==> inputs of tundra <==
// ifft_top
module ifft_top 
     (
         input   wire           clk           ,                 
         input   wire           rst           ,                 
		 input   wire           ifft_enable   ,                 
		 input   wire  [15:0]   in_0_real     ,                 
         input   wire  [15:0]   in_1_real     ,                 
         input   wire  [15:0]   in_2_real     ,                 
         input   wire  [15:0]   in_3_real     ,                 
         input   wire  [15:0]   in_4_real     ,                 
         input   wire  [15:0]   in_5_real     ,                 
         input   wire  [15:0]   in_6_real     ,                 
         input   wire  [15:0]   in_7_real     ,                 
         input   wire  [15:0]   in_8_real     ,                 
         input   wire  [15:0]   in_9_real     ,                 
         input   wire  [15:0]   in_10_real    ,                 
         input   wire  [15:0]   in_11_real    ,                 
		 input   wire  [15:0]   in_0_imag     ,                 
         input   wire  [15:0]   in_1_imag     ,                 
         input   wire  [15:0]   in_2_imag     ,                 
         input   wire  [15:0]   in_3_imag     ,                 
         input   wire  [15:0]   in_4_imag     ,                 
         input   wire  [15:0]   in_5_imag     ,                 
         input   wire  [15:0]   in_6_imag     ,                 
         input   wire  [15:0]   in_7_imag     ,                 
         input   wire  [15:0]   in_8_imag     ,                 
         input   wire  [15:0]   in_9_imag     ,                 
         input   wire  [15:0]   in_10_imag    ,                 
         input   wire  [15:0]   in_11_imag    ,                 
		 output  wire  [15:0]   ifft_out_real ,                 
		 output  wire  [15:0]   ifft_out_imag ,                 
		 output  wire           finish                          
     );
clock: 10.8 ns
lec_check: 0
abc_area: 1
cap_margin: 35
cell_pad_in_sites_detail_placement: 2
cell_pad_in_sites_global_placement: 2
core_margin: 3
core_utilization: 40
cts_cluster_diameter: 186
gpl_routability_driven: 1
hold_slack_margin: -0.07
max_routing_layer: met4
min_routing_layer: met2
slew_margin: 20
run.sh (not shown) runs the stock make flow with config.mk's settings and CLKGATE_MAP_FILE=.
==> delta: changes against tundra <==
- ABC_AREA: 1 -> default
- CAP_MARGIN: 35 -> 20
- CELL_PAD_IN_SITES_DETAIL_PLACEMENT: 2 -> default
- CELL_PAD_IN_SITES_GLOBAL_PLACEMENT: 2 -> default
- CORE_MARGIN: 3 -> 2
- CORE_UTILIZATION: 40 -> 71
- CTS_CLUSTER_DIAMETER: 186 -> default
- CTS_CLUSTER_SIZE: default -> 54
- GPL_ROUTABILITY_DRIVEN: 1 -> default
- HOLD_SLACK_MARGIN: -0.07 -> default
- MIN_ROUTING_LAYER: met2 -> default
- SETUP_SLACK_MARGIN: default -> 1.97
==> flow/constraint.sdc (replaced) <==
create_clock -name core_clock -period 7.48 [get_ports {clk}]
set_input_delay 1.4960 -clock core_clock [delete_from_list [all_inputs] [get_ports {clk}]]
set_output_delay 1.4960 -clock core_clock [all_outputs]
set_load 0.01 [all_outputs]
==> results <==
- delta died in global routing on GRT-0232. tundra never finished: it broke off in global routing.
- Between delta and tundra, the lower synthesized area is in delta (gap about 2.3%, measured against tundra).
- In delta the die size is smaller than in tundra, by 45%.
- Against delta, the synthesized cell count of tundra is larger by about 14%.

========
==> sierra: inputs <==
ifft_top again, from the RTL that the note above started with.
==> flow/design.v (excerpt) <==
module ifft_top 
     (
         input   wire           clk           ,                 
         input   wire           rst           ,                 
		 input   wire           ifft_enable   ,                 
		 input   wire  [15:0]   in_0_real     ,                 
         input   wire  [15:0]   in_1_real     ,                 
         input   wire  [15:0]   in_2_real     ,                 
         input   wire  [15:0]   in_3_real     ,                 
         input   wire  [15:0]   in_4_real     ,                 
         input   wire  [15:0]   in_5_real     ,                 
         input   wire  [15:0]   in_6_real     ,                 
         input   wire  [15:0]   in_7_real     ,                 
         input   wire  [15:0]   in_8_real     ,                 
         input   wire  [15:0]   in_9_real     ,                 
         input   wire  [15:0]   in_10_real    ,                 
         input   wire  [15:0]   in_11_real    ,                 
		 input   wire  [15:0]   in_0_imag     ,                 
         input   wire  [15:0]   in_1_imag     ,                 
         input   wire  [15:0]   in_2_imag     ,                 
         input   wire  [15:0]   in_3_imag     ,                 
         input   wire  [15:0]   in_4_imag     ,                 
         input   wire  [15:0]   in_5_imag     ,                 
         input   wire  [15:0]   in_6_imag     ,                 
         input   wire  [15:0]   in_7_imag     ,                 
         input   wire  [15:0]   in_8_imag     ,                 
         input   wire  [15:0]   in_9_imag     ,                 
         input   wire  [15:0]   in_10_imag    ,                 
         input   wire  [15:0]   in_11_imag    ,                 
		 output  wire  [15:0]   ifft_out_real ,                 
		 output  wire  [15:0]   ifft_out_imag ,                 
		 output  wire           finish                          
     );
export LEC_CHECK = 0
export CAP_MARGIN = 20
export CELL_PAD_IN_SITES_DETAIL_PLACEMENT = 2
export CORE_MARGIN = 9
export CORE_UTILIZATION = 63
export GPL_TIMING_DRIVEN = 1
export PLACE_DENSITY = 0.46
export SLEW_MARGIN = 20
create_clock -name core_clock -period 13.4 [get_ports {clk}]
==> xenon: changes against sierra <==
CELL_PAD_IN_SITES_DETAIL_PLACEMENT = not set   (was 2)
CORE_MARGIN = 2   (was 9)
CORE_UTILIZATION = 68   (was 63)
GPL_TIMING_DRIVEN = not set   (was 1)
PLACE_DENSITY = not set   (was 0.46)
==> flow/constraint.sdc (replaced) <==
create_clock -name core_clock -period 9.08 [get_ports {clk}]
set_input_delay 1.8160 -clock core_clock [delete_from_list [all_inputs] [get_ports {clk}]]
set_output_delay 1.8160 -clock core_clock [all_outputs]
set_load 0.01 [all_outputs]
==> maple: changes against sierra <==
CELL_PAD_IN_SITES_DETAIL_PLACEMENT = not set   (was 2)
CORE_MARGIN = 2   (was 9)
CORE_UTILIZATION = 40   (was 63)
GPL_TIMING_DRIVEN = not set   (was 1)
PLACE_DENSITY = not set   (was 0.46)
==> flow/constraint.sdc (replaced) <==
create_clock -name core_clock -period 13.5 [get_ports {clk}]
set_input_delay 2.7000 -clock core_clock [delete_from_list [all_inputs] [get_ports {clk}]]
set_output_delay 2.7000 -clock core_clock [all_outputs]
set_load 0.01 [all_outputs]
==> summary of the runs <==
sierra never finished: it broke off in detailed placement with DPL-0033. xenon produced a layout that fails on negative setup slack. maple completed with no timing, DRC or antenna violations. In maple the clock power is lower than in xenon, by 36%. Between xenon and maple, the lower clock-buffer cell count is in xenon (gap 15). Between maple and xenon, the lower sequential power is in maple (gap about 33%, measured against xenon). In xenon the first-iteration DRC count is larger than in maple, by about 80%. In synthesized cell count, maple and xenon do not differ. In xenon the power is larger than in maple, by about 50%.
==> figures <==
quantity                                                                   sierra              maple                     xenon
Run status                                                         did not finish  timing/DRC/antenna clean  finished with violations
Stage where the flow stopped                                   detailed placement                  -                         -
Layout check failures                                                           -                  -      negative setup slack
Width of the die                                                      376 microns        453 microns               349 microns
Sum of internal, switching and leakage power                                    -            7450 uW                  11300 uW
Num rows                                                                      130                164                       126
Vertical die dimension                                                376 microns        453 microns               349 microns
Endpoint of the worst setup timing path                                         -  ifft_out_real[15]         ifft_out_imag[14]
Post-layout instance count excluding filler cells                               -              11000                     10500
Tally of nets with antenna violations remaining after routing                   -                  0                         0
Iter 0 DRT Violations                                                           -               5041                      9181
Unrepaired setup endpoints after global routing                                 -               true                      true
Final net count                                                                 -               9818                     10300
Combinational logic power                                                       -             314 uW                    494 uW
Flip-flop and latch area                                                        -        33000 sq um               32900 sq um
Post-CTS repair timing setup buffer count                                       -                 20                        71
Power is estimated from default activity; no workload was simulated.
